## job 101
==> flow/design.v <==
module ACTIVEPRO (
    input       RESET,
    input       SYS_CLOCK,                
    output reg  ACTIVE_DATA ,             
    output reg  ACTIVE_CLOCK,             
    input [511:0] ACTIVE_MESSAGE,         
    input [5:0] ACTIVE_CHANNEL,           
    input  ACTIVE_WR                      
    );
    reg [63:0][7:0] ACTIVE_MESSAGE_LATCHED; 
    reg [7:0] MESSAGE_LENGTH;
    reg [14:0] state;
    wire clockstate;
    wire [2:0] bitcount;
    wire [7:0] bytecount;
    assign clockstate = state[0];
    assign bitcount[2:0] = state[3:1];
    assign bytecount[7:0] = state[11:4];
    wire [7:0] FIRST_BYTE;
    assign FIRST_BYTE = 8'h7F;
    wire [7:0] SECOND_BYTE;
    assign SECOND_BYTE = (ACTIVE_CHANNEL & 8'h3F) | 8'h40;
    reg [7:0] clock_divider;
    reg [7:0] NEW_LENGTH;
    always @*
    begin
        NEW_LENGTH = 8'd66;
        for (int x = 63; x >= 1; x--)
            if (ACTIVE_MESSAGE[8*x +: 8] == 8'h0)
                NEW_LENGTH = x + 2;         
    end
    always @ (posedge SYS_CLOCK)
    begin
        if (RESET)
        begin
            state <= 0;
            ACTIVE_CLOCK <= 0;
            ACTIVE_DATA <= 0;
        end
        else
        begin
            if (state)
            begin
                state <= state + 1;
                if (clockstate == 1)    
                begin
                    ACTIVE_CLOCK <= 0;
                    if (bytecount == 0)
                        ACTIVE_DATA <= FIRST_BYTE[7-bitcount];
                    else if (bytecount == 1)
                        ACTIVE_DATA <= SECOND_BYTE[7-bitcount];
                    else
                        ACTIVE_DATA <= ACTIVE_MESSAGE_LATCHED[MESSAGE_LENGTH - bytecount - 1][7-bitcount];
                end
                else if (clockstate == 0)  ACTIVE_CLOCK <= 1;
                if (bytecount >= MESSAGE_LENGTH) state <= 0;
            end
            else         
            begin
                if (ACTIVE_WR) 
                begin
                    state <= 1;      
                    ACTIVE_MESSAGE_LATCHED <= ACTIVE_MESSAGE;
                    MESSAGE_LENGTH <= NEW_LENGTH;
                end
            end
        end
    end
endmodule 
Settings: LEC_CHECK=0, CAP_MARGIN=40, CORE_MARGIN=2, CORE_UTILIZATION=72, CTS_CLUSTER_DIAMETER=317, CTS_CLUSTER_SIZE=55, PLACE_DENSITY=0.35, SETUP_SLACK_MARGIN=-0.07, SLEW_MARGIN=20, TNS_END_PERCENT=65; clock period 5.49 ns.
run.sh (not shown) runs the stock make flow with config.mk's settings and CLKGATE_MAP_FILE=.
Job 101 | ERROR | 5_1_grt
Relative to job 101, the following input files were edited for job 102:
- SLEW_MARGIN changed from 20 to 15
- CTS_CLUSTER_DIAMETER removed (was 317)
- CORE_UTILIZATION changed from 72 to 40
- CTS_CLUSTER_SIZE changed from 55 to 76
- TNS_END_PERCENT removed (was 65)
- CAP_MARGIN changed from 40 to 20
- PLACE_DENSITY removed (was 0.35)
- SETUP_SLACK_MARGIN removed (was -0.07)
- the clock period (ns, I/O delays scaled along) changed from 5.49 to 10.0
### Flow results
Job 102 finished all stages; the layout is clean. Between job 102 and job 101, the difference in number of gates resized after CTS is negligible. Standard cell area after detailed placement, job 102 vs job 101: up slightly. Job 101 → job 102: die width +about 33%, cell count after synthesis saw little to no change, share of async-settable or async-resettable flops after synthesis has remained practically unchanged, number of buffers inserted during clock tree synthesis moved up.
Here is what was changed in the inputs of job 103 compared with job 102.
- setting CELL_PAD_IN_SITES_DETAIL_PLACEMENT to 1 for the first time
- setting HOLD_SLACK_MARGIN to 0.18 for the first time
- setting MIN_ROUTING_LAYER to met2 for the first time
- changing CORE_UTILIZATION from 40 to 70
- setting CELL_PAD_IN_SITES_GLOBAL_PLACEMENT to 3 for the first time
- setting GPL_ROUTABILITY_DRIVEN to 1 for the first time
- setting PLACE_DENSITY_LB_ADDON to 0.19 for the first time
- setting CORE_ASPECT_RATIO to 0.61 for the first time
- setting CTS_CLUSTER_DIAMETER to 67 for the first time
- changing SLEW_MARGIN from 15 to 5
- setting SETUP_SLACK_MARGIN to 2.72 for the first time
- setting MAX_ROUTING_LAYER to met4 for the first time
[summary]
Job 103 did not finish; the tool stopped in 3_1_place_gp_skip_io with error FLW-0024.
The final layout from job 102, which completed every stage, passed the timing, DRC and antenna checks at the end of the flow.
Going from job 102 to job 103, the area of the core region was found to have gone down by 43%.
Job 103 vs. job 102: width of the chip shrank by about 3%, full die area now smaller.
Modified inputs, job 104 compared to job 103
- a change of SLEW_MARGIN from 5 to 20
- a change of CORE_UTILIZATION from 70 to 50
- a deleted CELL_PAD_IN_SITES_DETAIL_PLACEMENT that had been 1
- a deleted CORE_ASPECT_RATIO that had been 0.61
- a deleted CTS_CLUSTER_DIAMETER that had been 67
- a deleted HOLD_SLACK_MARGIN that had been 0.18
- a deleted GPL_ROUTABILITY_DRIVEN that had been 1
- a deleted SETUP_SLACK_MARGIN that had been 2.72
- a change of PLACE_DENSITY_LB_ADDON from 0.19 to 0.04
- a deleted CTS_CLUSTER_SIZE that had been 76
- a change of CELL_PAD_IN_SITES_GLOBAL_PLACEMENT from 3 to 2
- a deleted MAX_ROUTING_LAYER that had been met4
Notes after the runs:
Job 104 was carried through to the last stage, and its layout satisfied the timing, DRC and antenna checks.
From job 104 to job 103, post-synthesis sequential element count did not move at all.
Width of the chip: job 104 < job 103
As far as synthesized netlist net count goes, job 104 and job 103 are indistinguishable; the numbers are identical.
Re post-synthesis share of cell area spent on full adders, half adders and majority gates: no difference whatsoever between job 104 and job 103.
Job 104 — vertical die dimension about 50% higher, job 103 as reference
Instance count of the mapped netlist came out exactly the same in job 104 and job 103.
When job 104 is set beside job 103, its core utilization at floorplan turns out to be 20 points smaller.
Diff job 104..job 103 | post-synthesis instance area | unchanged
Changes observed in job 104 relative to job 103: site row count rose about 50%; die size higher.

Starts from the design.v that is shown in full above.
clock: 7.07 ns
lec_check: 0
cap_margin: 20
core_margin: 2
core_utilization: 60
cts_cluster_size: 61
gpl_routability_driven: 1
place_density_lb_addon: 0.27
setup_slack_margin: 0.53
slew_margin: 40
tns_end_percent: 25
Next try:
CORE_UTILIZATION = 62   (was 60)
CTS_CLUSTER_SIZE = unset   (was 61)
GPL_ROUTABILITY_DRIVEN = unset   (was 1)
PLACE_DENSITY = 0.6   (was unset)
PLACE_DENSITY_LB_ADDON = unset   (was 0.27)
SETUP_SLACK_MARGIN = 1.03   (was 0.53)
SLEW_MARGIN = 20   (was 40)
TNS_END_PERCENT = 5   (was 25)
clock period = 3.43 ns   (was 7.07 ns; I/O delays follow)
- routed wire length rises by 17%
- setup slack is worse by 3.0 ns
- cell area rises by 3.4%
- combinational power rises by 130%
- cell count rises by 1.3%
- die size falls by 3.2%
- worst hold slack is worse by 0.23 ns
Next try:
CORE_UTILIZATION = 59   (was 62)
SETUP_SLACK_MARGIN = unset   (was 1.03)
TNS_END_PERCENT = unset   (was 5)
clock period = 2.55 ns   (was 3.43 ns; I/O delays follow)
Result: The new run finished but failed the layout checks on setup timing; first-iteration DRC count is about the same; setup slack degrades by 0.85 ns; combinational power rises by 59%; synthesized area is unchanged.

## before
Starts from the design.v that is shown in full above.
Settings: LEC_CHECK=0, ABC_AREA=1, CAP_MARGIN=15, CELL_PAD_IN_SITES_DETAIL_PLACEMENT=0, CELL_PAD_IN_SITES_GLOBAL_PLACEMENT=2, CORE_ASPECT_RATIO=0.92, CORE_MARGIN=2, CORE_UTILIZATION=59, CTS_CLUSTER_DIAMETER=80, CTS_CLUSTER_SIZE=80, GPL_TIMING_DRIVEN=0, HOLD_SLACK_MARGIN=-0.01, MIN_ROUTING_LAYER=met2, PLACE_DENSITY_LB_ADDON=0.04, SLEW_MARGIN=35, TNS_END_PERCENT=65; clock period 2.73 ns.
What ended before was a tool error in global placement (3_3_place_gp); the run never finished.
Input-level comparison between after and before:
- CELL_PAD_IN_SITES_DETAIL_PLACEMENT removed (was 0)
- CORE_UTILIZATION changed from 59 to 72
- GPL_TIMING_DRIVEN removed (was 0)
- ABC_AREA removed (was 1)
- SLEW_MARGIN changed from 35 to 20
- CTS_CLUSTER_SIZE removed (was 80)
- CAP_MARGIN changed from 15 to 20
- CELL_PAD_IN_SITES_GLOBAL_PLACEMENT removed (was 2)
- HOLD_SLACK_MARGIN removed (was -0.01)
- CTS_CLUSTER_DIAMETER changed from 80 to 67
- MIN_ROUTING_LAYER removed (was met2)
- CORE_ASPECT_RATIO removed (was 0.92)
- PLACE_DENSITY_LB_ADDON removed (was 0.04)
- PLACE_DENSITY newly set to 0.6
- TNS_END_PERCENT changed from 65 to 5
- the clock period (ns, I/O delays scaled along) changed from 2.73 to 3.43
==> results <==
The log for before ends in global placement (3_3_place_gp) with error FLW-0024, so the run never completed.
In the summary table, after is marked failed, with error DPL-0038 raised in clock tree synthesis (4_1_cts).
Adder-cell area share of the yosys netlist: before vs after — no meaningful difference
Of after and before, before shows the higher floorplan die area, with after below it.
Horizontal die dimension shrinks by more than 10% when moving from before to after.
In after the proportion of synthesized area in mux cells turned out 13 points higher than in before.
Relative to before, post-synth net total decreased by 508 in after.
after has row count below what before had.
Per the comparison of after with before, area fraction in compound gates after synthesis fell 6.9 points, synthesized area -about 0.64%, placeable core region went down 7600 sq um, synthesized cell count decreased 508, cell count listed in synth_stat.txt dropped 508.

## run 1
// ACTIVEPRO: RTL as listed in full above, without the edits since
make LEC_CHECK=0 CAP_MARGIN=20 CORE_MARGIN=2 CORE_UTILIZATION=61 CTS_CLUSTER_SIZE=94 GPL_ROUTABILITY_DRIVEN=0 SETUP_SLACK_MARGIN=-0.26 SLEW_MARGIN=40 finish   # period 2.59 ns
Run 1 finished every stage; the final checks, however, were not passed, the failures being setup timing.
## Diff of input files: run 2 against run 1
- CORE_UTILIZATION: 61 -> 63
- CTS_CLUSTER_SIZE: 94 -> 42
- PLACE_DENSITY: unset -> 0.6
- SETUP_SLACK_MARGIN: -0.26 -> unset
- GPL_ROUTABILITY_DRIVEN: 0 -> unset
- SLEW_MARGIN: 40 -> 20
- the clock period (ns, I/O delays scaled along): 2.59 -> 2.55
==> results <==
Flow for run 2 halted at 5_1_grt, error code ODB-0269.
Re synthesized-area fraction occupied by xor and xnor cells: no difference whatsoever between run 1 and run 2.
From run 1 to run 2 the numbers moved as follows: horizontal extent of the die lower, area of the synthesized netlist per yosys stat has remained practically unchanged.
Run 2 does worse than run 1 on detailed placer's ending HPWL.
Between run 2 and run 1, the number of buffers inserted by port buffering figures differ only marginally.
Post-synthesis sequential area ratio: run 2 vs run 1, no meaningful difference
Die area sits lower in run 2 than in run 1.
AND-OR/OR-AND share of the synthesized area came out exactly the same in run 2 and run 1.
Modified inputs, run 3 compared to run 2
- PLACE_DENSITY_LB_ADDON newly set to 0.03
- PLACE_DENSITY removed (was 0.6)
- CORE_UTILIZATION changed from 63 to 72
- SETUP_SLACK_MARGIN newly set to 1.58
- CTS_CLUSTER_SIZE changed from 42 to 33
- the clock period (ns, I/O delays scaled along) changed from 2.55 to 5.49
Notes after the runs:
- Run 3: aborted in 4_1_cts (tool error)
- Run 3 vs. run 2: core region area decreased by about 13% relative to the old numbers, I/O pin total comparable.
- Run 2 -> run 3: area share of fa/ha/maj cells after synthesis delta 0, exact match
- Final weighted congestion of routability-driven global placement, run 2 and run 3, higher one = run 3.
- Run 2 and run 3 ended up with nearly the same post-synthesis instance area.
- [run 3 vs run 2] number of rows created at floorplan: lower in run 3
- Yosys chip area: run 3 vs run 2 identical
- [run 3] placement-stage cell area fell 1800 um^2 relative to run 2
- Of run 2 and run 3, the run reporting the lower die footprint was run 3.
- As far as proportion of synthesized area in mux cells goes, run 2 and run 3 are indistinguishable; the numbers are identical.
The inputs of run 4 differ from those of run 3 as listed below.
- changing SETUP_SLACK_MARGIN from 1.58 to 0.96
- changing CTS_CLUSTER_SIZE from 33 to 55
- setting CTS_CLUSTER_DIAMETER to 317 for the first time
- changing PLACE_DENSITY_LB_ADDON from 0.03 to 0.0
- setting TNS_END_PERCENT to 65 for the first time
[summary]
No final results exist for run 4, since it was stopped by error ODB-0269 during 5_1_grt. Placed cell count: run 4 vs run 3 — no meaningful difference. | standard cell area after detailed placement | run 3 vs run 4 | ≈ equal |. Changes observed in run 4 relative to run 3: die height comparable; synthesized area comparable; gate count of the mapped netlist comparable. Area figure in the yosys stat output came out exactly the same in run 3 and run 4. Going from run 3 to run 4, placed wire-length estimate after detailed placement shrinks by 0.96%. Run 3 -> run 4: count of instantiated cells in the yosys netlist delta 0, exact match.
Edits applied to the flow inputs when going from run 4 to run 5:
- CTS_CLUSTER_SIZE: 55 -> unset
- TNS_END_PERCENT: 65 -> unset
- CTS_CLUSTER_DIAMETER: 317 -> unset
- PLACE_DENSITY_LB_ADDON: 0.0 -> unset
- SETUP_SLACK_MARGIN: 0.96 -> unset
- PLACE_DENSITY: unset -> 0.6
- the clock period (ns, I/O delays scaled along): 5.49 -> 4.58
Findings:
Run 5 terminated abnormally: 4_1_cts reported DPL-0033.
Diff run 4..run 5 | area of placed instances | negligible
Run 5 and run 4 ended up with roughly the same chip height.
Diff run 4 -> run 5 | placer congestion estimate | decrease of about 2%
Here is what was changed in the inputs of run 6 compared with run 5.
- TNS_END_PERCENT newly set to 10
- PLACE_DENSITY changed from 0.6 to 0.36
- ABC_AREA newly set to 1
- CTS_CLUSTER_DIAMETER newly set to 254
- CTS_CLUSTER_SIZE newly set to 98
- SETUP_SLACK_MARGIN newly set to 1.29
- the clock period (ns, I/O delays scaled along) changed from 4.58 to 4.76
==> results <==
- The log for run 6 ends in 5_1_grt with error ODB-0269, so the run never completed.
- Between run 5 and run 6, the flow reports synthesized cell count increasing by more than a quarter.
- Run 5 has a lower area fraction in compound gates after synthesis than run 6.
- Measured against each other, run 5 and run 6 differ in instance count after placement with tap cells included, the lower figure coming from run 5.
- [compare] base=run 5 new=run 6: number of cells in Yosys stat saw an increase; post-synthesis net count up 508.
Power figures rest on the tool's default switching activity, not on a simulated workload.
